`flow/design.v`:
```
module PE_16( 
  input         clock, 
  input  [7:0]  io_in_a, 
  input  [7:0] io_in_b, 
  input  [15:0] io_in_d, 
  output [7:0]  io_out_a,
  output [7:0] io_out_b, 
  output [15:0] io_out_c,
  input         io_in_control_propagate, 
  output        io_out_control_propagate 
);
  wire [7:0] _T_36;    
  wire [7:0] _T_37;    
  wire [15:0] _T_38;   
  wire [15:0] _T_39;   
  wire [15:0] _GEN_20; 
  wire [15:0] _T_40; 
  wire [15:0] _T_41; 
  wire [15:0] _T_78; 
  wire [15:0] _T_79; 
  wire [15:0] _GEN_1; 
  wire [15:0] _GEN_13; 
  wire  _T_99; 
  wire [18:0] _GEN_25; 
  assign _T_36 = io_in_b;  
  assign _T_37 = $signed(_T_36);
  assign _T_38 = $signed(_T_37) * $signed(io_in_a); 
  assign _GEN_20 = _T_38; 
  assign _T_40 = $signed(_GEN_20) + $signed(_T_39); 
  assign _T_41 = $signed(_T_40); 
  assign io_out_a = io_in_a; 											
  assign io_out_b = io_in_b; 											
  assign io_out_control_propagate = io_in_control_propagate;			
double_buffer uutDB(.clock(clock),.io_in_control_propagate(io_in_control_propagate),.io_in_d(io_in_d),.io_in_c(_T_41),.c_fb(_T_39),.c_out(io_out_c)
    );
endmodule
module double_buffer(
input clock,
input io_in_control_propagate, 
input [15:0]io_in_d, 
input [15:0]io_in_c, 
output [15:0] c_fb,  
output [15:0] c_out 
    );
reg [15:0] c1_s; 
reg [15:0] c2_s;
always @(posedge clock) 
begin
 if (io_in_control_propagate)
	  begin
        c1_s <= io_in_d;
      end 
 else 
      begin
        c1_s <= io_in_c;
      end
if (!io_in_control_propagate) 
	  begin
        c2_s <= io_in_d;
      end 
 else 
	  begin
        c2_s <= io_in_c;
	  end
end
assign c_fb =io_in_control_propagate?c2_s:c1_s;
assign c_out=!io_in_control_propagate?c2_s:c1_s;
endmodule
module Tile( 
  input         clock, 
  input  [7:0]  io_in_a_0, 
  input  [7:0] io_in_b_0, 
  input  [15:0] io_in_d_0, 
  input         io_in_control_0_propagate, 
  output [7:0]  io_out_a_0, 
  output [15:0] io_out_c_0, 
  output [7:0] io_out_b_0, 
  output        io_out_control_0_propagate
);
  wire  tile_0_0_clock; 
  wire [7:0] tile_0_0_io_in_a; 
  wire [7:0] tile_0_0_io_in_b;
  wire [15:0] tile_0_0_io_in_d;
  wire [7:0] tile_0_0_io_out_a;
  wire [7:0] tile_0_0_io_out_b; 
  wire [15:0] tile_0_0_io_out_c; 
  wire  tile_0_0_io_in_control_propagate; 
  wire  tile_0_0_io_out_control_propagate;
  PE_16 tile_0_0 ( 
    .clock(tile_0_0_clock),
    .io_in_a(tile_0_0_io_in_a),
    .io_in_b(tile_0_0_io_in_b),
    .io_in_d(tile_0_0_io_in_d),
    .io_out_a(tile_0_0_io_out_a),
    .io_out_b(tile_0_0_io_out_b),
    .io_out_c(tile_0_0_io_out_c),
    .io_in_control_propagate(tile_0_0_io_in_control_propagate),
    .io_out_control_propagate(tile_0_0_io_out_control_propagate)
  );
  assign io_out_a_0 = tile_0_0_io_out_a; 
  assign io_out_c_0 = tile_0_0_io_out_c; 
  assign io_out_b_0 = tile_0_0_io_out_b; 
  assign io_out_control_0_propagate = tile_0_0_io_out_control_propagate;
  assign tile_0_0_clock = clock;
  assign tile_0_0_io_in_a = io_in_a_0; 
  assign tile_0_0_io_in_b = io_in_b_0; 
  assign tile_0_0_io_in_d = io_in_d_0; 
  assign tile_0_0_io_in_control_propagate = io_in_control_0_propagate; 
 endmodule
module Mesh( 
  input         clock, 
  input  [7:0]  io_in_a_0_0, 
  input  [7:0]  io_in_a_1_0, 
  input  [7:0]  io_in_a_2_0, 
  input  [7:0]  io_in_a_3_0, 
  input  [7:0]  io_in_d_0_0, 
  input  [7:0]  io_in_d_1_0, 
  input  [7:0]  io_in_d_2_0, 
  input  [7:0]  io_in_d_3_0, 
  input  [15:0]  io_in_b_0_0, 
  input  [15:0]  io_in_b_1_0, 
  input  [15:0]  io_in_b_2_0, 
  input  [15:0]  io_in_b_3_0, 
  input         io_in_control_0_0_propagate, 
  input         io_in_control_1_0_propagate, 
  input         io_in_control_2_0_propagate, 
  input         io_in_control_3_0_propagate, 
  output reg [15:0] io_out_c_0_0, 
  output reg [15:0] io_out_c_1_0, 
  output reg [15:0] io_out_c_2_0, 
  output reg [15:0] io_out_c_3_0
 );
  wire  mesh_0_0_clock; 		  			
  wire [7:0] mesh_0_0_io_in_a_0;  			
  wire [7:0] mesh_0_0_io_in_b_0; 			
  wire [15:0] mesh_0_0_io_in_d_0; 			
  wire  mesh_0_0_io_in_control_0_propagate; 
  wire [7:0] mesh_0_0_io_out_a_0; 			
  wire [15:0] mesh_0_0_io_out_c_0;			
  wire [7:0] mesh_0_0_io_out_b_0;			
  wire  mesh_0_0_io_out_control_0_propagate;
  wire  mesh_0_1_clock; 
  wire [7:0] mesh_0_1_io_in_a_0; 
  wire [7:0] mesh_0_1_io_in_b_0;
  wire [15:0] mesh_0_1_io_in_d_0;
  wire  mesh_0_1_io_in_control_0_propagate; 
  wire [7:0] mesh_0_1_io_out_a_0; 
  wire [15:0] mesh_0_1_io_out_c_0;
  wire [7:0] mesh_0_1_io_out_b_0;
  wire  mesh_0_1_io_out_control_0_propagate; 
  wire  mesh_0_2_clock; 			
  wire [7:0] mesh_0_2_io_in_a_0; 	
  wire [7:0] mesh_0_2_io_in_b_0; 	
  wire [15:0] mesh_0_2_io_in_d_0; 	
  wire  mesh_0_2_io_in_control_0_propagate; 
  wire [7:0] mesh_0_2_io_out_a_0; 
  wire [15:0] mesh_0_2_io_out_c_0;
  wire [7:0] mesh_0_2_io_out_b_0;
  wire  mesh_0_2_io_out_control_0_propagate; 
  wire  mesh_0_3_clock; 		 
  wire [7:0] mesh_0_3_io_in_a_0; 
  wire [7:0] mesh_0_3_io_in_b_0;
  wire [15:0] mesh_0_3_io_in_d_0;
  wire  mesh_0_3_io_in_control_0_propagate; 
  wire [7:0] mesh_0_3_io_out_a_0; 
  wire [15:0] mesh_0_3_io_out_c_0;
  wire [7:0] mesh_0_3_io_out_b_0;
  wire  mesh_0_3_io_out_control_0_propagate; 
  wire  mesh_1_0_clock;
  wire [7:0] mesh_1_0_io_in_a_0; 
  wire [7:0] mesh_1_0_io_in_b_0;
  wire [15:0] mesh_1_0_io_in_d_0;
  wire  mesh_1_0_io_in_control_0_propagate; 
  wire [7:0] mesh_1_0_io_out_a_0; 
  wire [15:0] mesh_1_0_io_out_c_0;
  wire [7:0] mesh_1_0_io_out_b_0;
  wire  mesh_1_0_io_out_control_0_propagate;
  wire  mesh_1_1_clock; 		 
  wire [7:0] mesh_1_1_io_in_a_0; 
  wire [7:0] mesh_1_1_io_in_b_0;
  wire [15:0] mesh_1_1_io_in_d_0;
  wire  mesh_1_1_io_in_control_0_propagate; 
  wire [7:0] mesh_1_1_io_out_a_0; 			
  wire [15:0] mesh_1_1_io_out_c_0;			
  wire [7:0] mesh_1_1_io_out_b_0;			
  wire  mesh_1_1_io_out_control_0_propagate;
  wire  mesh_1_2_clock; 
  wire [7:0] mesh_1_2_io_in_a_0; 
  wire [7:0] mesh_1_2_io_in_b_0;
  wire [15:0] mesh_1_2_io_in_d_0;
  wire  mesh_1_2_io_in_control_0_propagate; 
  wire [7:0] mesh_1_2_io_out_a_0; 
  wire [15:0] mesh_1_2_io_out_c_0;
  wire [7:0] mesh_1_2_io_out_b_0;
  wire  mesh_1_2_io_out_control_0_propagate;
  wire  mesh_1_3_clock; 		 
  wire [7:0] mesh_1_3_io_in_a_0; 
  wire [7:0] mesh_1_3_io_in_b_0;
  wire [15:0] mesh_1_3_io_in_d_0;
  wire  mesh_1_3_io_in_control_0_propagate; 
  wire [7:0] mesh_1_3_io_out_a_0; 
  wire [15:0] mesh_1_3_io_out_c_0;
  wire [7:0] mesh_1_3_io_out_b_0;
  wire  mesh_1_3_io_out_control_0_propagate;
  wire  mesh_2_0_clock; 
  wire [7:0] mesh_2_0_io_in_a_0; 
  wire [7:0] mesh_2_0_io_in_b_0;
  wire [15:0] mesh_2_0_io_in_d_0;
  wire  mesh_2_0_io_in_control_0_propagate; 
  wire [7:0] mesh_2_0_io_out_a_0; 			
  wire [15:0] mesh_2_0_io_out_c_0;			
  wire [7:0] mesh_2_0_io_out_b_0;			
  wire  mesh_2_0_io_out_control_0_propagate;
  wire  mesh_2_1_clock;						
  wire [7:0] mesh_2_1_io_in_a_0; 			
  wire [7:0] mesh_2_1_io_in_b_0;			
  wire [15:0] mesh_2_1_io_in_d_0;			
  wire  mesh_2_1_io_in_control_0_propagate; 
  wire [7:0] mesh_2_1_io_out_a_0; 			
  wire [15:0] mesh_2_1_io_out_c_0;			
  wire [7:0] mesh_2_1_io_out_b_0;			
  wire  mesh_2_1_io_out_control_0_propagate;
  wire  mesh_2_2_clock; 		 			
  wire [7:0] mesh_2_2_io_in_a_0; 			
  wire [7:0] mesh_2_2_io_in_b_0;			
  wire [15:0] mesh_2_2_io_in_d_0;			
  wire  mesh_2_2_io_in_control_0_propagate; 
  wire [7:0] mesh_2_2_io_out_a_0; 			
  wire [15:0] mesh_2_2_io_out_c_0;			
  wire [7:0] mesh_2_2_io_out_b_0;			
  wire  mesh_2_2_io_out_control_0_propagate;
  wire  mesh_2_3_clock; 		 			
  wire [7:0] mesh_2_3_io_in_a_0; 			
  wire [7:0] mesh_2_3_io_in_b_0;			
  wire [15:0] mesh_2_3_io_in_d_0;			
  wire  mesh_2_3_io_in_control_0_propagate; 
  wire [7:0] mesh_2_3_io_out_a_0; 			
  wire [15:0] mesh_2_3_io_out_c_0;			
  wire [7:0] mesh_2_3_io_out_b_0;			
  wire  mesh_2_3_io_out_control_0_propagate;
  wire  mesh_3_0_clock;			 
  wire [7:0] mesh_3_0_io_in_a_0; 
  wire [7:0] mesh_3_0_io_in_b_0;
  wire [15:0] mesh_3_0_io_in_d_0;
  wire  mesh_3_0_io_in_control_0_propagate; 
  wire [7:0] mesh_3_0_io_out_a_0; 
  wire [15:0] mesh_3_0_io_out_c_0;
  wire [7:0] mesh_3_0_io_out_b_0;
  wire  mesh_3_0_io_out_control_0_propagate;
  wire  mesh_3_1_clock; 		 
  wire [7:0] mesh_3_1_io_in_a_0; 
  wire [7:0] mesh_3_1_io_in_b_0;
  wire [15:0] mesh_3_1_io_in_d_0;
  wire  mesh_3_1_io_in_control_0_propagate; 
  wire [7:0] mesh_3_1_io_out_a_0; 
  wire [15:0] mesh_3_1_io_out_c_0;
  wire [7:0] mesh_3_1_io_out_b_0;
  wire  mesh_3_1_io_out_control_0_propagate;
  wire  mesh_3_2_clock; 
  wire [7:0] mesh_3_2_io_in_a_0; 
  wire [7:0] mesh_3_2_io_in_b_0;
  wire [15:0] mesh_3_2_io_in_d_0;
  wire  mesh_3_2_io_in_control_0_propagate; 
  wire [7:0] mesh_3_2_io_out_a_0; 
  wire [15:0] mesh_3_2_io_out_c_0;
  wire [7:0] mesh_3_2_io_out_b_0;
  wire  mesh_3_2_io_out_control_0_propagate;
  wire  mesh_3_3_clock;
  wire [7:0] mesh_3_3_io_in_a_0; 
  wire [7:0] mesh_3_3_io_in_b_0;
  wire [15:0] mesh_3_3_io_in_d_0;
  wire  mesh_3_3_io_in_control_0_propagate; 
  wire [7:0] mesh_3_3_io_out_a_0; 
  wire [15:0] mesh_3_3_io_out_c_0;
  wire [7:0] mesh_3_3_io_out_b_0;
  wire  mesh_3_3_io_out_control_0_propagate;
  reg [7:0] _T_1_0; 
  reg [7:0] _T_2_0; 
  reg [7:0] _T_3_0; 
  reg [7:0] _T_4_0; 
  reg [7:0] _T_10_0;
  reg [7:0] _T_11_0;
  reg [7:0] _T_12_0; 
  reg [7:0] _T_13_0; 
  reg [7:0] _T_19_0; 
  reg [7:0] _T_20_0; 
  reg [7:0] _T_21_0; 
  reg [7:0] _T_22_0; 
  reg [7:0] _T_28_0;  
  reg [7:0] _T_29_0;  
  reg [7:0] _T_30_0;  
  reg [7:0] _T_31_0;  
  reg [7:0]  _T_74_0;
  reg [7:0]  _T_75_0; 
  reg [7:0]  _T_76_0; 
  reg [7:0]  _T_77_0; 
  reg [7:0]  _T_84_0;
  reg [7:0]  _T_85_0; 
  reg [7:0]  _T_86_0; 
  reg [7:0]  _T_87_0; 
  reg [7:0]  _T_94_0; 
  reg [7:0]  _T_95_0; 
  reg [7:0]  _T_96_0; 
  reg [7:0]  _T_97_0; 
  reg [7:0]  _T_98_0; 
  reg [7:0]  _T_99_0; 
  reg [7:0]  _T_100_0;
  reg [7:0]  _T_101_0; 
  reg [7:0]  _T_104_0; 
  reg [7:0]  _T_105_0; 
  reg [7:0]  _T_106_0; 
  reg [7:0]  _T_107_0; 
  reg [15:0] _T_154_0;
  reg [15:0] _T_155_0; 
  reg [15:0] _T_156_0; 
  reg [15:0] _T_157_0; 
  reg [15:0] _T_164_0; 
  reg [15:0] _T_165_0;
  reg [15:0] _T_166_0;
  reg [15:0] _T_167_0;
  reg [15:0] _T_174_0; 
  reg [15:0] _T_175_0;
  reg [15:0] _T_176_0;
  reg [15:0] _T_177_0;
  reg [15:0] _T_184_0; 
  reg [15:0] _T_185_0;
  reg [15:0] _T_186_0;
  reg [15:0] _T_187_0;
  reg  _T_236; 
  reg  _T_239; 
  reg  _T_242; 
  reg  _T_245; 
  reg  _T_262; 
  reg  _T_265; 
  reg  _T_268; 
  reg  _T_271; 
  reg  _T_288; 
  reg  _T_291; 
  reg  _T_294; 
  reg  _T_297; 
  reg  _T_314; 
  reg  _T_317; 
  reg  _T_320; 
  reg  _T_323; 
  Tile mesh_0_0 ( 
    .clock(mesh_0_0_clock),
    .io_in_a_0(mesh_0_0_io_in_a_0),
    .io_in_b_0(mesh_0_0_io_in_b_0),
    .io_in_d_0(mesh_0_0_io_in_d_0),
    .io_in_control_0_propagate(mesh_0_0_io_in_control_0_propagate),
    .io_out_a_0(mesh_0_0_io_out_a_0),
    .io_out_c_0(mesh_0_0_io_out_c_0),
    .io_out_b_0(mesh_0_0_io_out_b_0),
    .io_out_control_0_propagate(mesh_0_0_io_out_control_0_propagate)
  );
  Tile mesh_0_1 ( 
    .clock(mesh_0_1_clock),
    .io_in_a_0(mesh_0_1_io_in_a_0),
    .io_in_b_0(mesh_0_1_io_in_b_0),
    .io_in_d_0(mesh_0_1_io_in_d_0),
    .io_in_control_0_propagate(mesh_0_1_io_in_control_0_propagate),
    .io_out_a_0(mesh_0_1_io_out_a_0),
    .io_out_c_0(mesh_0_1_io_out_c_0),
    .io_out_b_0(mesh_0_1_io_out_b_0),
    .io_out_control_0_propagate(mesh_0_1_io_out_control_0_propagate)
  );
  Tile mesh_0_2 ( 
    .clock(mesh_0_2_clock),
    .io_in_a_0(mesh_0_2_io_in_a_0),
    .io_in_b_0(mesh_0_2_io_in_b_0),
    .io_in_d_0(mesh_0_2_io_in_d_0),
    .io_in_control_0_propagate(mesh_0_2_io_in_control_0_propagate),
    .io_out_a_0(mesh_0_2_io_out_a_0),
    .io_out_c_0(mesh_0_2_io_out_c_0),
    .io_out_b_0(mesh_0_2_io_out_b_0),
    .io_out_control_0_propagate(mesh_0_2_io_out_control_0_propagate)
  );
  Tile mesh_0_3 (
    .clock(mesh_0_3_clock),
    .io_in_a_0(mesh_0_3_io_in_a_0),
    .io_in_b_0(mesh_0_3_io_in_b_0),
    .io_in_d_0(mesh_0_3_io_in_d_0),
    .io_in_control_0_propagate(mesh_0_3_io_in_control_0_propagate),
    .io_out_a_0(mesh_0_3_io_out_a_0),
    .io_out_c_0(mesh_0_3_io_out_c_0),
    .io_out_b_0(mesh_0_3_io_out_b_0),
    .io_out_control_0_propagate(mesh_0_3_io_out_control_0_propagate)
  );
   Tile mesh_1_0 ( 
    .clock(mesh_1_0_clock),
    .io_in_a_0(mesh_1_0_io_in_a_0),
    .io_in_b_0(mesh_1_0_io_in_b_0),
    .io_in_d_0(mesh_1_0_io_in_d_0),
    .io_in_control_0_propagate(mesh_1_0_io_in_control_0_propagate),
    .io_out_a_0(mesh_1_0_io_out_a_0),
    .io_out_c_0(mesh_1_0_io_out_c_0),
    .io_out_b_0(mesh_1_0_io_out_b_0),
    .io_out_control_0_propagate(mesh_1_0_io_out_control_0_propagate)
  );
  Tile mesh_1_1 ( 
    .clock(mesh_1_1_clock),
    .io_in_a_0(mesh_1_1_io_in_a_0),
    .io_in_b_0(mesh_1_1_io_in_b_0),
    .io_in_d_0(mesh_1_1_io_in_d_0),
    .io_in_control_0_propagate(mesh_1_1_io_in_control_0_propagate),
    .io_out_a_0(mesh_1_1_io_out_a_0),
    .io_out_c_0(mesh_1_1_io_out_c_0),
    .io_out_b_0(mesh_1_1_io_out_b_0),
    .io_out_control_0_propagate(mesh_1_1_io_out_control_0_propagate)
     );
  Tile mesh_1_2 ( 
    .clock(mesh_1_2_clock),
    .io_in_a_0(mesh_1_2_io_in_a_0),
    .io_in_b_0(mesh_1_2_io_in_b_0),
    .io_in_d_0(mesh_1_2_io_in_d_0),
    .io_in_control_0_propagate(mesh_1_2_io_in_control_0_propagate),
    .io_out_a_0(mesh_1_2_io_out_a_0),
    .io_out_c_0(mesh_1_2_io_out_c_0),
    .io_out_b_0(mesh_1_2_io_out_b_0),
    .io_out_control_0_propagate(mesh_1_2_io_out_control_0_propagate)
      );
  Tile mesh_1_3 ( 
    .clock(mesh_1_3_clock),
    .io_in_a_0(mesh_1_3_io_in_a_0),
    .io_in_b_0(mesh_1_3_io_in_b_0),
    .io_in_d_0(mesh_1_3_io_in_d_0),
    .io_in_control_0_propagate(mesh_1_3_io_in_control_0_propagate),
    .io_out_a_0(mesh_1_3_io_out_a_0),
    .io_out_c_0(mesh_1_3_io_out_c_0),
    .io_out_b_0(mesh_1_3_io_out_b_0),
    .io_out_control_0_propagate(mesh_1_3_io_out_control_0_propagate)
      );
   Tile mesh_2_0 ( 
    .clock(mesh_2_0_clock),
    .io_in_a_0(mesh_2_0_io_in_a_0),
    .io_in_b_0(mesh_2_0_io_in_b_0),
    .io_in_d_0(mesh_2_0_io_in_d_0),
    .io_in_control_0_propagate(mesh_2_0_io_in_control_0_propagate),
    .io_out_a_0(mesh_2_0_io_out_a_0),
    .io_out_c_0(mesh_2_0_io_out_c_0),
    .io_out_b_0(mesh_2_0_io_out_b_0),
    .io_out_control_0_propagate(mesh_2_0_io_out_control_0_propagate)
     );
  Tile mesh_2_1 ( 
    .clock(mesh_2_1_clock),
    .io_in_a_0(mesh_2_1_io_in_a_0),
    .io_in_b_0(mesh_2_1_io_in_b_0),
    .io_in_d_0(mesh_2_1_io_in_d_0),
    .io_in_control_0_propagate(mesh_2_1_io_in_control_0_propagate),
    .io_out_a_0(mesh_2_1_io_out_a_0),
    .io_out_c_0(mesh_2_1_io_out_c_0),
    .io_out_b_0(mesh_2_1_io_out_b_0),
    .io_out_control_0_propagate(mesh_2_1_io_out_control_0_propagate)
     );
  Tile mesh_2_2 (
    .clock(mesh_2_2_clock),
    .io_in_a_0(mesh_2_2_io_in_a_0),
    .io_in_b_0(mesh_2_2_io_in_b_0),
    .io_in_d_0(mesh_2_2_io_in_d_0),
    .io_in_control_0_propagate(mesh_2_2_io_in_control_0_propagate),
    .io_out_a_0(mesh_2_2_io_out_a_0),
    .io_out_c_0(mesh_2_2_io_out_c_0),
    .io_out_b_0(mesh_2_2_io_out_b_0),
    .io_out_control_0_propagate(mesh_2_2_io_out_control_0_propagate)
     );
  Tile mesh_2_3 ( 
    .clock(mesh_2_3_clock),
    .io_in_a_0(mesh_2_3_io_in_a_0),
    .io_in_b_0(mesh_2_3_io_in_b_0),
    .io_in_d_0(mesh_2_3_io_in_d_0),
    .io_in_control_0_propagate(mesh_2_3_io_in_control_0_propagate),
    .io_out_a_0(mesh_2_3_io_out_a_0),
    .io_out_c_0(mesh_2_3_io_out_c_0),
    .io_out_b_0(mesh_2_3_io_out_b_0),
    .io_out_control_0_propagate(mesh_2_3_io_out_control_0_propagate)
     );
    Tile mesh_3_0 ( 
    .clock(mesh_3_0_clock),
    .io_in_a_0(mesh_3_0_io_in_a_0),
    .io_in_b_0(mesh_3_0_io_in_b_0),
    .io_in_d_0(mesh_3_0_io_in_d_0),
    .io_in_control_0_propagate(mesh_3_0_io_in_control_0_propagate),
    .io_out_a_0(mesh_3_0_io_out_a_0),
    .io_out_c_0(mesh_3_0_io_out_c_0),
    .io_out_b_0(mesh_3_0_io_out_b_0),
    .io_out_control_0_propagate(mesh_3_0_io_out_control_0_propagate)
  );
  Tile mesh_3_1 ( 
    .clock(mesh_3_1_clock),
    .io_in_a_0(mesh_3_1_io_in_a_0),
    .io_in_b_0(mesh_3_1_io_in_b_0),
    .io_in_d_0(mesh_3_1_io_in_d_0),
    .io_in_control_0_propagate(mesh_3_1_io_in_control_0_propagate),
    .io_out_a_0(mesh_3_1_io_out_a_0),
    .io_out_c_0(mesh_3_1_io_out_c_0),
    .io_out_b_0(mesh_3_1_io_out_b_0),
    .io_out_control_0_propagate(mesh_3_1_io_out_control_0_propagate)
  );
  Tile mesh_3_2 ( 
    .clock(mesh_3_2_clock),
    .io_in_a_0(mesh_3_2_io_in_a_0),
    .io_in_b_0(mesh_3_2_io_in_b_0),
    .io_in_d_0(mesh_3_2_io_in_d_0),
    .io_in_control_0_propagate(mesh_3_2_io_in_control_0_propagate),
    .io_out_a_0(mesh_3_2_io_out_a_0),
    .io_out_c_0(mesh_3_2_io_out_c_0),
    .io_out_b_0(mesh_3_2_io_out_b_0),
    .io_out_control_0_propagate(mesh_3_2_io_out_control_0_propagate)
  );
  Tile mesh_3_3 ( 
    .clock(mesh_3_3_clock),
    .io_in_a_0(mesh_3_3_io_in_a_0),
    .io_in_b_0(mesh_3_3_io_in_b_0),
    .io_in_d_0(mesh_3_3_io_in_d_0),
    .io_in_control_0_propagate(mesh_3_3_io_in_control_0_propagate),
    .io_out_a_0(mesh_3_3_io_out_a_0),
    .io_out_c_0(mesh_3_3_io_out_c_0),
    .io_out_b_0(mesh_3_3_io_out_b_0),
    .io_out_control_0_propagate(mesh_3_3_io_out_control_0_propagate)
   );
always @(posedge clock) begin
  io_out_c_0_0 <= mesh_3_0_io_out_c_0; 
  io_out_c_1_0 <= mesh_3_1_io_out_c_0; 
  io_out_c_2_0 <= mesh_3_2_io_out_c_0; 
  io_out_c_3_0 <= mesh_3_3_io_out_c_0; 
end
  assign mesh_0_0_clock = clock; 	  
  assign mesh_0_0_io_in_a_0 = _T_1_0; 
  assign mesh_0_0_io_in_b_0 = _T_74_0;
  assign mesh_0_0_io_in_d_0 = _T_154_0; 
  assign mesh_0_0_io_in_control_0_propagate = _T_236; 
  assign mesh_0_1_clock = clock; 		
  assign mesh_0_1_io_in_a_0 = _T_2_0; 	
  assign mesh_0_1_io_in_b_0 = _T_84_0; 
  assign mesh_0_1_io_in_d_0 = _T_164_0;
  assign mesh_0_1_io_in_control_0_propagate = _T_262; 
  assign mesh_0_2_clock = clock; 		
  assign mesh_0_2_io_in_a_0 = _T_3_0; 	
  assign mesh_0_2_io_in_b_0 = _T_94_0; 
  assign mesh_0_2_io_in_d_0 = _T_174_0;
  assign mesh_0_2_io_in_control_0_propagate = _T_288; 
  assign mesh_0_3_clock = clock; 		
  assign mesh_0_3_io_in_a_0 = _T_4_0; 	
  assign mesh_0_3_io_in_b_0 = _T_104_0;
  assign mesh_0_3_io_in_d_0 = _T_184_0;
  assign mesh_0_3_io_in_control_0_propagate = _T_314; 
  assign mesh_1_0_clock = clock; 		
  assign mesh_1_0_io_in_a_0 = _T_10_0; 	
  assign mesh_1_0_io_in_b_0 = _T_75_0; 	
  assign mesh_1_0_io_in_d_0 = _T_155_0; 
  assign mesh_1_0_io_in_control_0_propagate = _T_239; 
  assign mesh_1_1_clock = clock; 		
  assign mesh_1_1_io_in_a_0 = _T_11_0; 
  assign mesh_1_1_io_in_b_0 = _T_85_0; 
  assign mesh_1_1_io_in_d_0 = _T_165_0;
  assign mesh_1_1_io_in_control_0_propagate = _T_265; 
  assign mesh_1_2_clock = clock; 		
  assign mesh_1_2_io_in_a_0 = _T_12_0; 
  assign mesh_1_2_io_in_b_0 = _T_95_0; 
  assign mesh_1_2_io_in_d_0 = _T_175_0;
  assign mesh_1_2_io_in_control_0_propagate = _T_291; 
  assign mesh_1_3_clock = clock; 		
  assign mesh_1_3_io_in_a_0 = _T_13_0; 
  assign mesh_1_3_io_in_b_0 = _T_105_0;
  assign mesh_1_3_io_in_d_0 = _T_185_0;
  assign mesh_1_3_io_in_control_0_propagate = _T_317; 
  assign mesh_2_0_clock = clock; 		
  assign mesh_2_0_io_in_a_0 = _T_19_0; 
  assign mesh_2_0_io_in_b_0 = _T_76_0; 
  assign mesh_2_0_io_in_d_0 = _T_156_0;
  assign mesh_2_0_io_in_control_0_propagate = _T_242; 
  assign mesh_2_1_clock = clock; 		
  assign mesh_2_1_io_in_a_0 = _T_20_0; 
  assign mesh_2_1_io_in_b_0 = _T_86_0; 
  assign mesh_2_1_io_in_d_0 = _T_166_0;
  assign mesh_2_1_io_in_control_0_propagate = _T_268; 
  assign mesh_2_2_clock = clock; 		
  assign mesh_2_2_io_in_a_0 = _T_21_0; 
  assign mesh_2_2_io_in_b_0 = _T_96_0; 
  assign mesh_2_2_io_in_d_0 = _T_176_0;
  assign mesh_2_2_io_in_control_0_propagate = _T_294; 
  assign mesh_2_3_clock = clock; 		
  assign mesh_2_3_io_in_a_0 = _T_22_0; 
  assign mesh_2_3_io_in_b_0 = _T_106_0;
  assign mesh_2_3_io_in_d_0 = _T_186_0;
  assign mesh_2_3_io_in_control_0_propagate = _T_320; 
  assign mesh_3_0_clock = clock; 		
  assign mesh_3_0_io_in_a_0 = _T_28_0; 
  assign mesh_3_0_io_in_b_0 = _T_77_0; 
  assign mesh_3_0_io_in_d_0 = _T_157_0;
  assign mesh_3_0_io_in_control_0_propagate = _T_245; 
  assign mesh_3_1_clock = clock; 		
  assign mesh_3_1_io_in_a_0 = _T_29_0; 
  assign mesh_3_1_io_in_b_0 = _T_87_0; 
  assign mesh_3_1_io_in_d_0 = _T_167_0;
  assign mesh_3_1_io_in_control_0_propagate = _T_271; 
  assign mesh_3_2_clock = clock; 		
  assign mesh_3_2_io_in_a_0 = _T_30_0; 
  assign mesh_3_2_io_in_b_0 = _T_97_0; 
  assign mesh_3_2_io_in_d_0 = _T_177_0;
  assign mesh_3_2_io_in_control_0_propagate = _T_297; 
  assign mesh_3_3_clock = clock; 		
  assign mesh_3_3_io_in_a_0 = _T_31_0; 
  assign mesh_3_3_io_in_b_0 = _T_107_0;
  assign mesh_3_3_io_in_d_0 = _T_187_0;
  assign mesh_3_3_io_in_control_0_propagate = _T_323; 
  always @(posedge clock) begin
    _T_1_0 <= io_in_a_0_0;
    _T_2_0 <= mesh_0_0_io_out_a_0;
    _T_3_0 <= mesh_0_1_io_out_a_0;
    _T_4_0 <= mesh_0_2_io_out_a_0;
    _T_10_0 <= io_in_a_1_0;
    _T_11_0 <= mesh_1_0_io_out_a_0;
    _T_12_0 <= mesh_1_1_io_out_a_0;
    _T_13_0 <= mesh_1_2_io_out_a_0;
    _T_19_0 <= io_in_a_2_0;
    _T_20_0 <= mesh_2_0_io_out_a_0;
    _T_21_0 <= mesh_2_1_io_out_a_0;
    _T_22_0 <= mesh_2_2_io_out_a_0;
    _T_28_0 <= io_in_a_3_0;;
    _T_29_0 <= mesh_3_0_io_out_a_0;
    _T_30_0 <= mesh_3_1_io_out_a_0;
    _T_31_0 <= mesh_3_2_io_out_a_0;
    _T_74_0 <= io_in_d_0_0;
    _T_75_0 <= mesh_0_0_io_out_b_0;
    _T_76_0 <= mesh_1_0_io_out_b_0;
    _T_77_0 <= mesh_2_0_io_out_b_0;
    _T_84_0 <= io_in_d_1_0;
    _T_85_0 <= mesh_0_1_io_out_b_0;
    _T_86_0 <= mesh_1_1_io_out_b_0;
    _T_87_0 <= mesh_2_1_io_out_b_0;
    _T_94_0 <=  io_in_d_2_0;
    _T_95_0 <= mesh_0_2_io_out_b_0;
    _T_96_0 <= mesh_1_2_io_out_b_0;
    _T_97_0 <= mesh_2_2_io_out_b_0;
    _T_104_0 <= io_in_d_3_0;
    _T_105_0 <= mesh_0_3_io_out_b_0;
    _T_106_0 <= mesh_1_3_io_out_b_0;
    _T_107_0 <= mesh_2_3_io_out_b_0;
    _T_154_0 <= io_in_b_0_0;
    _T_155_0 <= mesh_0_0_io_out_c_0;
    _T_156_0 <= mesh_1_0_io_out_c_0;
    _T_157_0 <= mesh_2_0_io_out_c_0;
    _T_164_0 <= io_in_b_1_0;
    _T_165_0 <= mesh_0_1_io_out_c_0;
    _T_166_0 <= mesh_1_1_io_out_c_0;
    _T_167_0 <= mesh_2_1_io_out_c_0;
    _T_174_0 <= io_in_b_2_0;
    _T_175_0 <= mesh_0_2_io_out_c_0;
    _T_176_0 <= mesh_1_2_io_out_c_0;
    _T_177_0 <= mesh_2_2_io_out_c_0;
    _T_184_0 <= io_in_b_3_0;
    _T_185_0 <= mesh_0_3_io_out_c_0;
    _T_186_0 <= mesh_1_3_io_out_c_0;
    _T_187_0 <= mesh_2_3_io_out_c_0;
    _T_236 <= io_in_control_0_0_propagate;
    _T_239 <= mesh_0_0_io_out_control_0_propagate;
    _T_242 <= mesh_1_0_io_out_control_0_propagate;
    _T_245 <= mesh_2_0_io_out_control_0_propagate;
	_T_262 <=io_in_control_1_0_propagate;
    _T_265 <= mesh_0_1_io_out_control_0_propagate;
    _T_268 <= mesh_1_1_io_out_control_0_propagate;
    _T_271 <= mesh_2_1_io_out_control_0_propagate;
    _T_288 <=  io_in_control_2_0_propagate;
    _T_291 <= mesh_0_2_io_out_control_0_propagate;
    _T_294 <= mesh_1_2_io_out_control_0_propagate;
    _T_297 <= mesh_2_2_io_out_control_0_propagate;
    _T_314 <= io_in_control_3_0_propagate;
    _T_317 <= mesh_0_3_io_out_control_0_propagate;
    _T_320 <= mesh_1_3_io_out_control_0_propagate;
    _T_323 <= mesh_2_3_io_out_control_0_propagate;
  end
endmodule
```
`flow/constraint.sdc`:
```
create_clock -name core_clock -period 4.01 [get_ports {clock}]
set_input_delay 0.8020 -clock core_clock [delete_from_list [all_inputs] [get_ports {clock}]]
set_output_delay 0.8020 -clock core_clock [all_outputs]
set_load 0.01 [all_outputs]
```
`flow/run.sh`:
```
#!/bin/bash
# the make line also repeats each setting of config.mk as NAME=value (left out here)
make -C /OpenROAD-flow-scripts/flow DESIGN_CONFIG=/design/flow/config.mk WORK_HOME=/design/flow/orfs CLKGATE_MAP_FILE= finish
```
`flow/config.mk`:
```
export PLATFORM = sky130hd
export DESIGN_NAME = Mesh
export DESIGN_NICKNAME = Mesh
export VERILOG_FILES = /design/flow/design.v
export SDC_FILE = /design/flow/constraint.sdc
export NUM_CORES = 4
export LEC_CHECK = 0
export ABC_AREA = 1
export CAP_MARGIN = 20
export CORE_MARGIN = 2
export CORE_UTILIZATION = 71
export CTS_CLUSTER_DIAMETER = 270
export PLACE_DENSITY_LB_ADDON = 0.11
export SLEW_MARGIN = 20
export TNS_END_PERCENT = 5
```
==> results.yml, run 1 <==
# generated from flow reports
detailed_routing:
  via_per_inst: 5.62
  ant_nets: 0
  drtPass1Iterations: 9
  wirelength_mm: 240
  drc_errors: 0
  drt_iter0_markers: 7320
  vias: 72159
  routedWlPerCell_um: 18.7
hold_path:
  worstHoldEndpoint: "_T_11_0[7]"
  holdCritPathClass: "reg -> reg"
  whs_path_depth: 0
  hold_start: "_T_10_0[7]"
grt:
  grt_first_pass_wirelength_mm: 362
  antenna_found_initial: 7
  grt_use_met1_pct: 47.8
  met2_usage_pct: 63.9
  grtUsageMet3_pct: 5.06
  grt-busiest-layer: "met2"
  grt_max_degree: 39
  overflow: 0
  grt_use_total_pct: 37.2
  first_global_vias: 73845
sta:
  final_hold_viol_count: 0
  finalCritPeriodShare_pct: 122
  min_period_ns: 4.90
  slew_viol_final: 0
  rsz0062_at_grt: "yes"
  setup_viol: 333
  tightest_slew_ns: 0.777
  skew_ns: 0.0254
  timing.hold.ws_ns: 0.363
  slew_headroom_pct: 47.6
  layout_setup_ws_ns: -0.894
  max_freq_mhz: 204
setup_path:
  critPathKind: "reg -> reg"
  critical_path.endpoint: "mesh_3_2.tile_0_0.uutDB.c1_s[13]"
  path_cells: "nand2_1 -> fa_1 -> inv_2 -> fa_1 -> fa_1 -> fa_1 -> fa_2 -> ha_4 -> inv_4 -> nor3_4 -> nand2_1 -> nand2_2 -> a21oi_2 -> xor2_1 -> nand2_1 -> nand2_1"
  reg2reg_from: "_T_30_0[1]"
  slowest_stage: "fa_1"
  critPathLaunchType: "flip-flop"
  cp_top_family: "adder cells"
  cp.required_ns: 4.71
  cp-startpoint: "_T_30_0[1]"
  crit_arrival_ns: 5.61
  reg2regPathDepth: 16
  path_max_fanout: 5
  reg2reg_slack_ns: -0.89
  critPathCaptureType: "flip-flop"
  slowest_delay_ns: 0.59
  cp_num_buf_inv: 2
  path_depth: 16
  r2r-end: "mesh_3_2.tile_0_0.uutDB.c1_s[13]"
job:
  tool_warnings: 46
  max-cap-violations: 0
die:
  die_area_um2: 120000
  row_count: 125
  die_height_um: 347
  fp_util_pct: 71.7
  coreArea_um2: 117000
  ios: 197
  die_w_um: 347
synthesis:
  yosys-stat-cells: 10231
  syn_avg_cell_area_um2: 8.17
  ys_sh_xor_pct: 2.40
  top_cell_area_share_pct: 27.2
  ys.flop_type: "dfxtp_1"
  top_logic_kind: "adder cells"
  ys_sh_simple_pct: 15.6
  yosysMostFrequentCell: "nand2_1"
  yosys_warnings: 2
  ys_ff: 1104
  synth-edff-count: 0
  syn_area_um2: 83600
  ys_sh_aoi_pct: 7.08
  adder_share_pct: 36.1
  yosys.stat.chipArea_um2: 83600
  area_leaders: "fa_1, dfxtp_1, nand2_1, inv_1, ha_1"
  synth.distinct_cells: 34
  async_flop_share_pct: 0
  top_cells_by_count: "nand2_1, inv_1, fa_1"
  yosysTopAreaCell: "fa_1"
  syn-instance-count: 10231
  ys_seq_share_pct: 26.4
  fp_nets: 12092
  mux_area_share_pct: 0
placed_design:
  port_buffers: 196
  gp_congestion: 0.949
  dpl.hpwl_mm: 164
clock_tree:
  numCtsBuffers: 115
  tritoncts: "built"
  clock_latency_ns: 0.77
  clockRootBuffer: "clkbuf_16"
  clock_path_buffers: 3
  ctsHoldBuffers: 0
  cts_sinks: 1104
  path_clk_slew_ns: 0.06
  htreeDepth: 3
finish:
  fill_cells: 5394
  layout.nets: 13084
  area_growth_pct: 24.4
outcome:
  status: "finished with violations"
  violatedChecks: "setup timing"
## layout make-up
type                    count  area (um2)  share of cell area, %
diodes                      3        7.51                0.00722
clock buffers             163        3400                   3.27
clock inverters            51         592                  0.569
inverters                2255        8510                   8.18
multi-input cells        6408       55800                   53.7
flip-flops and latches   1104       22300                   21.5
well taps                1524        1910                   1.83
repair buffers           1339       11400                   11.0
## what timing repair did
action                                  CTS  global route
gates resized                           560           481
setup buffers                            35            37
gates cloned                              7             6
pin swaps                               168           240
endpoints found under the setup margin  352           352
## metrics by stage
| step | instances | area, um2 | util (%) | setup TNS (ns) | worst slack [ns] |
|---|---|---|---|---|---|
| after detailed placement | 12548 | 95100 | 81.6 | -145.64 | -0.875 |
| after CTS | 12802 | 102000 | 87.2 | -95.68 | -0.485 |
| after global placement | 12548 | 95100 | 81.6 | -121.68 | -0.732 |
| after floorplan | 10231 | 85500 | - | -40.90 | -0.256 |
| after global routing | 12846 | 104000 | 89.2 | -167.96 | -0.945 |
| final | 12847 | 104000 | 89.2 | -120.45 | -0.894 |
## per-layer routing
layer / wire, um / part of all wire, % / vias up
li1: - / - / 32460
met3: 19900 / 8.3 / 1168
met2: 117000 / 49 / 3897
met1: 88800 / 37 / 34626
met5: 42 / 0.017 / -
met4: 14400 / 6.0 / 8
==> inputs of run 2 (changes only) <==
- CELL_PAD_IN_SITES_DETAIL_PLACEMENT: default -> 2
- CELL_PAD_IN_SITES_GLOBAL_PLACEMENT: default -> 1
- CORE_UTILIZATION: 71 -> 40
- CTS_CLUSTER_DIAMETER: 270 -> default
- HOLD_SLACK_MARGIN: default -> 0.18
- MAX_ROUTING_LAYER: default -> met4
- PLACE_DENSITY_LB_ADDON: 0.11 -> default
- SLEW_MARGIN: 20 -> 30
- TNS_END_PERCENT: 5 -> default
- clock period: 4.01 -> 5.2 ns (I/O delays scaled with it)
==> run 2 against run 1 <==
The run now finishes clean. Flip-flop count unchanged. Clock-buffer cell count grew 23. Final area decreased by 9.7%. Critical endpoint is now mesh_2_0.tile_0_0.uutDB.c1_s[15]. Routed wire length up 4.1%. Die size is 76% higher.
==> results.yml, run 2 <==
# generated from flow reports
clock_tree:
  cts_sinks: 1104
  ctsHoldBuffers: 0
  tritoncts: "built"
  clock_path_buffers: 3
  clockRootBuffer: "clkbuf_16"
  clock_latency_ns: 0.79
  htreeDepth: 4
  numCtsBuffers: 135
  path_clk_slew_ns: 0.06
finish:
  layout.nets: 12175
  register_area_um2: 22200
  area_growth_pct: 12.4
  logic_area_um2: 51200
  finalNonFillerCells: 13214
  fill_cells: 23009
sta:
  skew_ns: 0.0282
  final_hold_viol_count: 0
  setup_viol: 0
  tightest_slew_ns: 0.831
  finalCritPeriodShare_pct: 95.5
  slew_viol_final: 0
  min_period_ns: 4.96
  layout_setup_ws_ns: 0.236
  max_freq_mhz: 201
  slew_headroom_pct: 44.0
  tns_ns: 0
setup_path:
  reg2reg_from: "_T_242"
  reg2regPathDepth: 19
  slowest_delay_ns: 0.54
  cp.required_ns: 5.87
  cp-startpoint: "_T_242"
  slowest_stage: "fa_1"
  r2r-end: "mesh_2_0.tile_0_0.uutDB.c1_s[15]"
  path_max_fanout: 17
  cp_num_buf_inv: 6
  path_cells: "buf_4 -> o21ai_0 -> fa_1 -> inv_1 -> fa_1 -> fa_1 -> inv_1 -> fa_1 -> inv_1 -> ha_1 -> ha_1 -> inv_1 -> nor3_1 -> and3_1 -> nor2_1 -> inv_1 -> nand2_1 -> nand3_1 -> nand2_1"
  critPathLaunchType: "flip-flop"
  critical_path.endpoint: "mesh_2_0.tile_0_0.uutDB.c1_s[15]"
  critPathKind: "reg -> reg"
  crit_arrival_ns: 5.63
  path_depth: 19
  cp_top_family: "adder cells"
  critPathCaptureType: "flip-flop"
  crit_top_cell: "inv_1"
  reg2reg_slack_ns: 0.24
synthesis:
  top_cells_by_count: "nand2_1, inv_1, fa_1"
  ys_seq_share_pct: 26.4
  top_logic_kind: "adder cells"
  fp_nets: 12092
  synth.distinct_cells: 34
  ys.flop_type: "dfxtp_1"
  syn_area_um2: 83600
  yosys_warnings: 2
  async_flop_share_pct: 0
  syn_avg_cell_area_um2: 8.17
  ys_sh_aoi_pct: 7.08
  yosys-stat-cells: 10231
  area_leaders: "fa_1, dfxtp_1, nand2_1, inv_1, ha_1"
  syn-instance-count: 10231
  yosys.stat.chipArea_um2: 83600
  adder_share_pct: 36.1
  top_cell_area_share_pct: 27.2
  ys_ff: 1104
  mux_area_share_pct: 0
  yosysMostFrequentCell: "nand2_1"
  synth-edff-count: 0
  yosysTopAreaCell: "fa_1"
  ys_sh_simple_pct: 15.6
  ys_sh_xor_pct: 2.40
job:
  max-cap-violations: 0
  tool_warnings: 44
detailed_routing:
  ant_nets: 0
  via_per_inst: 4.90
  wirelength_mm: 250
  vias: 64727
  drc_errors: 0
  routedWlPerCell_um: 18.9
  drtPass1Iterations: 7
  drt_iter0_markers: 2334
grt:
  overflow: 0
  grt_max_degree: 80
  grt_use_total_pct: 24.8
  grt_first_pass_wirelength_mm: 405
  antenna_found_initial: 33
  first_global_vias: 74962
die:
  ios: 197
  fp_util_pct: 40.3
  die_w_um: 461
  coreArea_um2: 207000
  die_height_um: 461
  row_count: 167
  die_area_um2: 213000
placed_design:
  gp_congestion: 0.890
  dp_cells: 12952
  port_buffers: 196
  place_ws_ns: -0.0330
  dpl.hpwl_mm: 204
hold_path:
  holdCritPathClass: "reg -> reg"
  worstHoldEndpoint: "_T_22_0[7]"
  whs_path_depth: 0
  hold_start: "_T_21_0[7]"
outcome:
  status: "finished clean"
## run 2: per-layer routing
metal / vias up / routed length [um] / global-route usage (%)
met4: 0 / 5050 / 5.24
met1: 33164 / 115000 / 32.0
met5: - / 0 / -
met2: 668 / 124000 / 42.1
met3: 313 / 6090 / 2.37
li1: 30582 / - / -
## run 2: stage by stage
stage          cell area (um2)  utilization [%]  hold WS [ns]
3_5_place_dp             88800             42.8         0.347
4_1_cts                  93600             45.1         0.361
2_1_floorplan            83600                -         0.329
5_1_grt                  93900             45.3         0.374
3_3_place_gp             88800             42.8         0.343
6_report                 93900             45.3         0.360
## run 2: area by class of cell
cell class / count / share of cell area, %
antenna: 6 / 0.0160
tap: 2788 / 3.71
clock inverter: 57 / 0.942
sequential: 1104 / 23.6
inverter: 2255 / 9.03
clock buffer: 186 / 4.13
multi-input combinational: 6408 / 54.5
timing repair buffer: 410 / 4.02
## run 2: repair_timing
item,CTS,global route
cloned,0,2
gates resized,6,68
setup buffers,0,11
pin swaps,0,1
endpoints found under the setup margin,12,129
==> inputs of run 3 (changes only) <==
- CELL_PAD_IN_SITES_DETAIL_PLACEMENT: 2 -> default
- CELL_PAD_IN_SITES_GLOBAL_PLACEMENT: 1 -> default
- HOLD_SLACK_MARGIN: 0.18 -> default
==> run 3 against run 2 <==
Still clean on timing, DRC and antenna. Maximum frequency rose by 0.30%. Die size unchanged. Global-route usage is 5.0 points lower. Critical path type unchanged.
==> results.yml, run 3 <==
# generated from flow reports
synthesis:
  yosysMostFrequentCell: "nand2_1"
  ys_ff: 1104
  mux_area_share_pct: 0
  ys.flop_type: "dfxtp_1"
  synth-edff-count: 0
  fp_nets: 12092
  yosys_warnings: 2
  yosys-stat-cells: 10231
  syn_area_um2: 83600
  ys_seq_share_pct: 26.4
  area_leaders: "fa_1, dfxtp_1, nand2_1, inv_1, ha_1"
  top_cells_by_count: "nand2_1, inv_1, fa_1"
  yosys.stat.chipArea_um2: 83600
  syn-instance-count: 10231
  syn_avg_cell_area_um2: 8.17
  synth.distinct_cells: 34
  ys_sh_simple_pct: 15.6
  top_logic_kind: "adder cells"
  top_cell_area_share_pct: 27.2
  async_flop_share_pct: 0
  yosysTopAreaCell: "fa_1"
  ys_sh_xor_pct: 2.40
  adder_share_pct: 36.1
  ys_sh_aoi_pct: 7.08
die:
  fp_util_pct: 40.3
  die_w_um: 461
  die_area_um2: 213000
  ios: 197
  coreArea_um2: 207000
  die_height_um: 461
  row_count: 167
job:
  tool_warnings: 43
  max-cap-violations: 0
detailed_routing:
  vias: 61131
  routedWlPerCell_um: 15.0
  ant_nets: 0
  drt_iter0_markers: 3394
  drtPass1Iterations: 7
  via_per_inst: 4.64
  wirelength_mm: 197
  drc_errors: 0
finish:
  area_growth_pct: 11.7
  layout.nets: 12146
  fill_cells: 20131
  finalNonFillerCells: 13182
grt:
  grt_first_pass_wirelength_mm: 329
  antenna_found_initial: 11
  first_global_vias: 63163
  overflow: 0
  grt_use_total_pct: 19.8
  grt_max_degree: 70
sta:
  slew_viol_final: 0
  tns_ns: 0
  min_period_ns: 4.95
  timing.hold.ws_ns: 0.359
  final_hold_viol_count: 0
  skew_ns: 0.0303
  max_freq_mhz: 202
  tightest_slew_ns: 0.716
  rsz0062_at_grt: "no"
  slew_headroom_pct: 51.8
  setup_viol: 0
  finalCritPeriodShare_pct: 95.2
clock_tree:
  clockRootBuffer: "clkbuf_16"
  tritoncts: "built"
  path_clk_slew_ns: 0.06
  clock_latency_ns: 0.79
  htreeDepth: 4
  numCtsBuffers: 133
  clock_path_buffers: 3
  cts_sinks: 1104
  ctsHoldBuffers: 0
setup_path:
  critPathCaptureType: "flip-flop"
  crit_arrival_ns: 5.58
  critPathLaunchType: "flip-flop"
  cp.required_ns: 5.83
  critical_path.endpoint: "mesh_2_3.tile_0_0.uutDB.c1_s[14]"
  crit_top_cell: "fa_1"
  slowest_stage: "fa_1"
  cp_num_buf_inv: 2
  reg2reg_from: "_T_22_0[7]"
  path_max_fanout: 9
  critPathKind: "reg -> reg"
  path_depth: 16
  cp-startpoint: "_T_22_0[7]"
  path_cells: "clkinv_1 -> or2_2 -> fa_1 -> fa_1 -> inv_1 -> fa_1 -> fa_1 -> fa_1 -> ha_1 -> a21oi_1 -> o21ai_0 -> nand2_1 -> nand4_1 -> or2_2 -> nand3_1 -> o21ai_0"
  cp_top_family: "adder cells"
  reg2regPathDepth: 16
  reg2reg_slack_ns: 0.25
  slowest_delay_ns: 0.52
  r2r-end: "mesh_2_3.tile_0_0.uutDB.c1_s[14]"
placed_design:
  gp_congestion: 0.899
  dpl.hpwl_mm: 165
  port_buffers: 196
  dp_cells: 12935
outcome:
  status: "finished clean"
hold_path:
  whs_path_depth: 0
  worstHoldEndpoint: "_T_31_0[7]"
  hold_start: "_T_30_0[7]"
  holdCritPathClass: "reg -> reg"
## run 3: final cells by class
type	instances	area, um2	area share [%]
multi-input cells	6408	51200	54.8
flip-flops and latches	1104	22200	23.7
inverters	2255	8470	9.08
clock buffers	176	3770	4.04
well taps	2788	3490	3.74
repair buffers	383	3490	3.74
clock inverters	59	777	0.833
diodes	9	22.5	0.0241
## run 3: stage by stage
stage | util (%) | instance area [um2] | worst slack (ns)
CTS | 44.9 | 93200 | 0.0227
finish | 45.0 | 93300 | 0.251
global placement | 42.7 | 88600 | 0.103
floorplan | - | 83600 | 0.465
global route | 45.0 | 93300 | 0.00278
detailed placement | 42.7 | 88600 | 0.0809
## run 3: timing repair
action                     in CTS  in global routing
setup endpoints to repair       0                 82
resized                         0                 27
setup buffers                   0                  2
## run 3: per-layer routing
layer  track usage [%]  vias up  wire [um]  part of all wire, %
met5                 -        -          0                    0
met4              5.04        0       4320                  2.2
met3              2.65      300       8110                  4.1
met2              30.9     1131      89200                   45
met1              27.2    29154      95500                   48
li1                  -    30546          -                    -
==> inputs of run 4 (changes only) <==
- ABC_AREA: 1 -> 0
- CELL_PAD_IN_SITES_GLOBAL_PLACEMENT: default -> 2
- CORE_MARGIN: 2 -> 10
- CORE_UTILIZATION: 40 -> 62
- CTS_CLUSTER_SIZE: default -> 24
- GPL_TIMING_DRIVEN: default -> 1
- MAX_ROUTING_LAYER: met4 -> default
- SLEW_MARGIN: 30 -> 20
- clock period: 5.2 -> 6.6 ns (I/O delays scaled with it)
==> run 4 against run 3 <==
Non-clock buffer count down 147. Worst setup slack improved by 1.1 ns. Area after synthesis decreased by 4.4%. Maximum frequency shrank 5.3%. Utilization rose by 24 points. Sequential share of layout area rose by 1.4 points. Critical endpoint is now mesh_1_1.tile_0_0.uutDB.c1_s[15]. Routed wire length shrank 18%. Largest cell class unchanged. Via count shrank 20%. Hold slack better by 0.010 ns.
==> results.yml, run 4 <==
# generated from flow reports
setup_path:
  reg2reg_slack_ns: 1.37
  slowest_delay_ns: 0.75
  cp.required_ns: 7.26
  critical_path.endpoint: "mesh_1_1.tile_0_0.uutDB.c1_s[15]"
  crit_top_cell: "fa_1"
  crit_arrival_ns: 5.88
  slowest_stage: "dfxtp_2"
  path_depth: 16
  cp_top_family: "adder cells"
  reg2regPathDepth: 16
  critPathKind: "reg -> reg"
  reg2reg_from: "_T_265"
  path_max_fanout: 26
  cp-startpoint: "_T_265"
  r2r-end: "mesh_1_1.tile_0_0.uutDB.c1_s[15]"
  cp_num_buf_inv: 3
  path_cells: "mux2i_1 -> fa_1 -> inv_1 -> fa_1 -> inv_1 -> fa_1 -> inv_1 -> fa_1 -> fa_1 -> ha_1 -> o21ai_0 -> o21bai_1 -> o2111ai_1 -> a21o_1 -> and3_1 -> o31ai_1"
  critPathCaptureType: "flip-flop"
  critPathLaunchType: "flip-flop"
clock_tree:
  clock_path_buffers: 3
  tritoncts: "built"
  htreeDepth: 3
  clockRootBuffer: "clkbuf_16"
  path_clk_slew_ns: 0.06
  cts_resized: 0
  ctsHoldBuffers: 0
  clock_latency_ns: 0.77
  cts_sinks: 1104
  postCtsSetupBuffers: 0
  numCtsBuffers: 118
job:
  max-cap-violations: 0
  tool_warnings: 47
detailed_routing:
  ant_nets: 0
  via_per_inst: 5.27
  wirelength_mm: 162
  drt_iter0_markers: 2154
  routedWlPerCell_um: 17.6
  drtPass1Iterations: 5
  drc_errors: 0
  n_antenna_cell: 0
  vias: 48745
sta:
  timing.hold.ws_ns: 0.369
  rsz0062_at_grt: "no"
  skew_ns: 0.0455
  slew_headroom_pct: 52.6
  tightest_slew_ns: 0.711
  tns_ns: 0
  slew_viol_final: 0
  setup_viol: 0
  final_hold_viol_count: 0
  min_period_ns: 5.23
  layout_setup_ws_ns: 1.37
  max_freq_mhz: 191
  finalCritPeriodShare_pct: 79.2
placed_design:
  dp_cells: 9022
  place_ws_ns: 1.38
  gp_congestion: 0.844
  port_buffers: 196
  dpl.hpwl_mm: 133
  dpl_cell_area_um2: 83700
synthesis:
  syn_avg_cell_area_um2: 11.0
  adder_share_pct: 37.7
  top_logic_kind: "adder cells"
  yosysMostFrequentCell: "inv_1"
  area_leaders: "fa_1, dfxtp_1, ha_1, mux2_2, inv_1"
  ys.flop_type: "dfxtp_1"
  ys_sh_xor_pct: 3.33
  yosys_warnings: 2
  top_cell_area_share_pct: 28.5
  synth.distinct_cells: 38
  async_flop_share_pct: 0
  yosys-stat-cells: 7270
  yosys.stat.chipArea_um2: 79900
  top_cells_by_count: "inv_1, fa_1, dfxtp_1"
  syn-instance-count: 7270
  ys_sh_simple_pct: 8.75
  mux_area_share_pct: 11.6
  syn_area_um2: 79900
  fp_nets: 9131
  yosysTopAreaCell: "fa_1"
  synth-edff-count: 0
  ys_seq_share_pct: 27.7
  ys_sh_aoi_pct: 4.74
  ys_ff: 1104
finish:
  fin_area_um2: 87900
  finalNonFillerCells: 9244
  area_growth_pct: 10.0
  layout.nets: 9341
outcome:
  status: "finished clean"
hold_path:
  whs_path_depth: 0
  hold_start: "_T_1_0[7]"
  holdCritPathClass: "reg -> reg"
  worstHoldEndpoint: "_T_2_0[7]"
grt:
  antenna_found_initial: 15
  first_global_vias: 52292
  overflow: 0
  grt_use_total_pct: 23.5
  grt_max_degree: 30
  grt_first_pass_wirelength_mm: 273
die:
  die_w_um: 379
  row_count: 131
  coreArea_um2: 128000
  ios: 197
  fp_util_pct: 62.5
  die_area_um2: 144000
  die_height_um: 379
==> run 4: area by class of cell <==
type,instances,area [um2]
inverters,1168,4380
repair buffers,236,2260
flip-flops and latches,1104,22100
clock buffers,155,3290
multi-input cells,4852,52800
clock inverters,67,926
well taps,1662,2080
fillers,9873,40000
==> run 4: metrics by stage <==
step / util [%]
2_1_floorplan: -
3_3_place_gp: 65.4
3_5_place_dp: 65.4
4_1_cts: 68.7
5_1_grt: 68.7
6_report: 68.7
==> run 4: metal layers <==
layer	share of wire [%]	track usage (%)	vias to the layer above
li1	-	-	23462
met2	45	36.4	782
met3	4.3	3.28	181
met4	1.7	4.40	0
met5	0	0	-
met1	50	35.3	24320
==> inputs of run 5 (changes only) <==
- CAP_MARGIN: 20 -> 0
- CELL_PAD_IN_SITES_GLOBAL_PLACEMENT: 2 -> 3
- CORE_ASPECT_RATIO: default -> 0.74
- CORE_UTILIZATION: 62 -> 34
- CTS_CLUSTER_DIAMETER: default -> 354
- GPL_TIMING_DRIVEN: 1 -> 0
- TNS_END_PERCENT: default -> 20
==> run 5 against run 4 <==
Still clean on timing, DRC and antenna. First-iteration DRC count fell by 11%. Via count is 0.97% lower. Maximum frequency fell by 16%. Final cell count increased by 15%. Critical path type unchanged. Largest cell class unchanged.
==> results.yml, run 5 <==
# generated from flow reports
clock_tree:
  postCtsSetupBuffers: 0
  cts_sinks: 1104
  tritoncts: "built"
  path_clk_slew_ns: 0.10
  htreeDepth: 2
  clockRootBuffer: "clkbuf_16"
  clock_path_buffers: 3
  ctsHoldBuffers: 0
  clock_latency_ns: 0.74
  numCtsBuffers: 51
synthesis:
  top_cell_area_share_pct: 28.5
  yosys_warnings: 2
  yosysMostFrequentCell: "inv_1"
  synth.distinct_cells: 38
  syn_avg_cell_area_um2: 11.0
  synth-edff-count: 0
  yosys.stat.chipArea_um2: 79900
  adder_share_pct: 37.7
  ys_sh_aoi_pct: 4.74
  ys_ff: 1104
  ys.flop_type: "dfxtp_1"
  fp_nets: 9131
  syn-instance-count: 7270
  yosys-stat-cells: 7270
  ys_seq_share_pct: 27.7
  yosysTopAreaCell: "fa_1"
  async_flop_share_pct: 0
  mux_area_share_pct: 11.6
  ys_sh_simple_pct: 8.75
  top_logic_kind: "adder cells"
  top_cells_by_count: "inv_1, fa_1, dfxtp_1"
  syn_area_um2: 79900
  ys_sh_xor_pct: 3.33
  area_leaders: "fa_1, dfxtp_1, ha_1, mux2_2, inv_1"
detailed_routing:
  via_per_inst: 4.55
  ant_nets: 0
  drtPass1Iterations: 5
  vias: 48273
  drc_errors: 0
  routedWlPerCell_um: 19.8
  wirelength_mm: 210
  drt_iter0_markers: 1927
finish:
  layout.nets: 9380
  finalNonFillerCells: 10610
  area_growth_pct: 8.98
setup_path:
  crit_arrival_ns: 6.85
  critPathLaunchType: "flip-flop"
  crit_top_cell: "fa_1"
  slowest_stage: "dfxtp_1"
  cp-startpoint: "_T_291"
  r2r-end: "mesh_1_2.tile_0_0.uutDB.c1_s[15]"
  critPathKind: "reg -> reg"
  cp.required_ns: 7.19
  path_depth: 19
  path_cells: "clkbuf_1 -> clkbuf_2 -> buf_2 -> mux2i_1 -> fa_1 -> inv_1 -> fa_1 -> inv_1 -> fa_1 -> inv_1 -> fa_1 -> fa_1 -> ha_1 -> o21ai_0 -> o21bai_1 -> o2111ai_1 -> a21o_1 -> a21oi_1 -> o31ai_1"
  critPathCaptureType: "flip-flop"
  slowest_delay_ns: 0.57
  reg2reg_slack_ns: 0.34
  path_max_fanout: 10
  critical_path.endpoint: "mesh_1_2.tile_0_0.uutDB.c1_s[15]"
  cp_num_buf_inv: 6
  reg2reg_from: "_T_291"
  reg2regPathDepth: 19
  cp_top_family: "adder cells"
sta:
  max_freq_mhz: 160
  finalCritPeriodShare_pct: 94.8
  tightest_slew_ns: 0.872
  final_hold_viol_count: 0
  slew_viol_final: 0
  rsz0062_at_grt: "yes"
  min_period_ns: 6.26
  setup_viol: 0
  slew_headroom_pct: 41.9
  skew_ns: 0.0400
  timing.hold.ws_ns: 0.353
outcome:
  status: "finished clean"
grt:
  grt_first_pass_wirelength_mm: 330
  grt_max_degree: 25
  antenna_found_initial: 49
  grt-busiest-layer: "met1"
  overflow: 0
  first_global_vias: 52393
  grt_use_met1_pct: 28.1
  grt_use_total_pct: 16.6
  grtUsageMet3_pct: 1.36
  met2_usage_pct: 22.8
die:
  row_count: 152
  fp_util_pct: 34.3
  die_w_um: 583
  die_area_um2: 255000
  ios: 197
  die_height_um: 437
  coreArea_um2: 233000
hold_path:
  worstHoldEndpoint: "_T_242"
  whs_path_depth: 0
  holdCritPathClass: "reg -> reg"
  hold_start: "_T_239"
job:
  max-cap-violations: 0
  tool_warnings: 46
placed_design:
  dpl.hpwl_mm: 177
  dp_cells: 10546
  gp_congestion: 0.770
  port_buffers: 196
[run 5: per-layer routing]
metal	up-vias	share of wire [%]
li1	23418	-
met1	24267	58
met2	495	39
met3	93	2.5
met4	0	1.1
met5	-	0
[run 5: cell type report]
type | count | area, um2
Tap cell | 3080 | 3850
Inverter | 1168 | 4380
Buffer | 146 | 574
Fill cell | 23311 | 146000
Timing Repair Buffer | 196 | 1960
Sequential cell | 1104 | 22100
Clock buffer | 53 | 1330
Multi-Input combinational cell | 4852 | 52800
Antenna cell | 11 | 27.5
[run 5: repair_timing]
| item | in CTS | in global routing |
|---|---|---|
| setup endpoints to repair | 1 | 31 |
| gates cloned | 0 | 0 |
| gates resized | 1 | 6 |
[run 5: through the flow]
step | utilization, % | cell area, um2 | setup TNS, ns | setup WS (ns)
finish | 37.4 | 87100 | 0 | 0.342
global route | 37.4 | 87000 | -0.140 | -0.0304
CTS | 37.4 | 87000 | 0 | 0.194
detailed placement | 36.8 | 85700 | 0 | 0.0544
global placement | 36.8 | 85700 | -0.0308 | -0.0202
floorplan | - | 79900 | 0 | 1.28
